// SevenSegmentALU
module SevenSegmentALU(
    input clk, 
    input reset,
    input onesBtn, 
    input tensBtn, 
    input hundredsBtn, 
    input sign, 
    input enter, 
    output [6:0] seg,
    output [3:0] anode 
);
Settings: LEC_CHECK=0, CAP_MARGIN=20, CORE_MARGIN=2, CORE_UTILIZATION=69, CTS_CLUSTER_DIAMETER=147, MAX_ROUTING_LAYER=met4, PLACE_DENSITY=0.66, SLEW_MARGIN=20; clock period 5.8 ns.
run.sh (not shown) runs the stock make flow with config.mk's settings and CLKGATE_MAP_FILE=.
Then changed:
- CORE_UTILIZATION: 69 -> 71
- CTS_CLUSTER_DIAMETER: 147 -> default
- MAX_ROUTING_LAYER: met4 -> default
- clock period: 5.8 -> 6.65 ns (I/O delays scaled with it)
Non-clock buffer count is lower by 6. Cell count is lower by 0.79%. First-iteration DRC count is higher by 28%. Sequential share of layout area is about the same. Via count is higher by 0.96%. Final area is about the same. Register-to-register slack improves by 580 ps.
Then changed:
- ABC_AREA: default -> 1
- CORE_UTILIZATION: 71 -> 60
- PLACE_DENSITY: 0.66 -> default
- clock period: 6.65 -> 11.3 ns (I/O delays scaled with it)
Effect: Wire length is lower by 1.7%; power went down by 44%; sequential power came out lower by 41%; worst hold slack loses 7.1 ps.
Then changed:
- ABC_AREA: 1 -> default
- CORE_UTILIZATION: 60 -> 45
- clock period: 11.3 -> 6.23 ns (I/O delays scaled with it)
Die size goes up by 31%.
Final cell count goes down by 6.6%.
Synthesized area goes down by 1.0%.
Design area barely changes.
Clock power goes up by 89%.
Critical path depth goes down by 12.


Starting RTL as in the previous note.
Settings: LEC_CHECK=0, ABC_AREA=0, CAP_MARGIN=20, CELL_PAD_IN_SITES_GLOBAL_PLACEMENT=1, CORE_ASPECT_RATIO=0.5, CORE_MARGIN=2, CORE_UTILIZATION=52, CTS_CLUSTER_DIAMETER=373, CTS_CLUSTER_SIZE=92, GPL_TIMING_DRIVEN=0, PLACE_DENSITY_LB_ADDON=0.1, SLEW_MARGIN=0, TNS_END_PERCENT=45; clock period 7.31 ns.
Edit:
==> flow/config.mk (replaced) <==
export PLATFORM = sky130hd
export DESIGN_NAME = SevenSegmentALU
export DESIGN_NICKNAME = SevenSegmentALU
export VERILOG_FILES = /design/flow/design.v
export SDC_FILE = /design/flow/constraint.sdc
export NUM_CORES = 4
export LEC_CHECK = 0
export CAP_MARGIN = 20
export CORE_MARGIN = 2
export CORE_UTILIZATION = 58
export SLEW_MARGIN = 20
==> flow/constraint.sdc (replaced) <==
create_clock -name core_clock -period 4.7 [get_ports {clk}]
set_input_delay 0.9400 -clock core_clock [delete_from_list [all_inputs] [get_ports {clk}]]
set_output_delay 0.9400 -clock core_clock [all_outputs]
set_load 0.01 [all_outputs]
The new run produced a layout that fails on setup timing.
Die area fell by roughly a tenth.
Core utilization is higher by 13 points.
Wire length drops slightly.
Power came out higher by well over a third.
Critical path depth fell by 2.
Setup slack degrades by 1.6 ns.
Cell count came out higher by a few percent.
Clock-buffer cell count stays the same.
Flip-flop count stays the same.
Synthesized area does not change.
Clock power went up by well over a third.


Starting RTL as in the previous note.
clock: 3.65 ns
lec_check: 0
abc_area: 1
cap_margin: 5
cell_pad_in_sites_global_placement: 2
core_aspect_ratio: 1.21
core_margin: 5
core_utilization: 30
cts_cluster_diameter: 305
cts_cluster_size: 37
gpl_timing_driven: 1
hold_slack_margin: 0.08
place_density_lb_addon: 0.1
slew_margin: 5
tns_end_percent: 95
The baseline completed and failed the layout checks on setup timing.
Edit:
- ABC_AREA: 1 -> unset
- CAP_MARGIN: 5 -> 20
- CELL_PAD_IN_SITES_GLOBAL_PLACEMENT: 2 -> unset
- CORE_ASPECT_RATIO: 1.21 -> unset
- CORE_MARGIN: 5 -> 2
- CORE_UTILIZATION: 30 -> 40
- CTS_CLUSTER_DIAMETER: 305 -> unset
- CTS_CLUSTER_SIZE: 37 -> unset
- GPL_TIMING_DRIVEN: 1 -> unset
- HOLD_SLACK_MARGIN: 0.08 -> unset
- PLACE_DENSITY_LB_ADDON: 0.1 -> unset
- SLEW_MARGIN: 5 -> 20
- TNS_END_PERCENT: 95 -> unset
- clock period: 3.65 -> 6.23 ns (I/O delays scaled with it)
=>
- With this change the flow went through all stages and came out clean
- total power shrinks by 42%
- cell area is lower by 14%
- wire length came out lower by 21%
- fmax falls by 19%
- critical path depth falls by 7
- flip-flop count does not change
- worst hold slack hardly moves
Edit:
- ABC_AREA: unset -> 1
- CORE_UTILIZATION: 40 -> 72
- TNS_END_PERCENT: unset -> 10
- clock period: 6.23 -> 3.59 ns (I/O delays scaled with it)
- The changed run ran to the end with violations: setup timing
- design area is higher by about 9%
- flip-flop count does not change
- core utilization is higher by 43 points
- via count is higher by 28%
- final cell count is higher by 11%
- routed wire length is higher by about 30%
- synthesized cell count is higher by 16%
- total power is higher by about 70%
- maximum frequency is higher by 16%
Edit:
- CORE_ASPECT_RATIO: unset -> 1.46
- CTS_CLUSTER_DIAMETER: unset -> 399
- CTS_CLUSTER_SIZE: unset -> 98
The changed run produced a layout that fails on setup timing.
Clock skew is higher by 0.0031 ns.
Global-route usage went down by 2.1 points.
Setup slack improves by 0.28 ns.
Via count drops by 4.4%.
Register-to-register slack improved by 0.28 ns.
Edit:
- ABC_AREA: 1 -> unset
- CORE_ASPECT_RATIO: 1.46 -> unset
- CORE_UTILIZATION: 72 -> 40
- CTS_CLUSTER_DIAMETER: 399 -> unset
- CTS_CLUSTER_SIZE: 98 -> unset
- TNS_END_PERCENT: 10 -> unset
- clock period: 3.59 -> 10.0 ns (I/O delays scaled with it)
=> With this change the flow completed without violations. Global-route usage came out lower by 16 points. Synthesized area came out lower by 1.0%. Sequential power came out lower by 64%. Power came out lower by 64%. Clock skew hardly moves. Routed wire length came out lower by 14%. Utilization came out lower by 43 points. Via count came out lower by about 18%. Cell count came out lower by 8.2%.
Edit:
- ABC_AREA: unset -> 1
- CELL_PAD_IN_SITES_GLOBAL_PLACEMENT: unset -> 1
- CORE_UTILIZATION: 40 -> 71
- CTS_CLUSTER_DIAMETER: unset -> 237
- HOLD_SLACK_MARGIN: unset -> -0.08
- TNS_END_PERCENT: unset -> 65
This time the run did not get past 3_1_place_gp_skip_io on GPL-0301. Synthesized area goes up slightly. Die area goes down by well over a third. Synthesized cell count goes up by about a fifth.
No activity file was given, so power comes from the tool's default toggle rates.
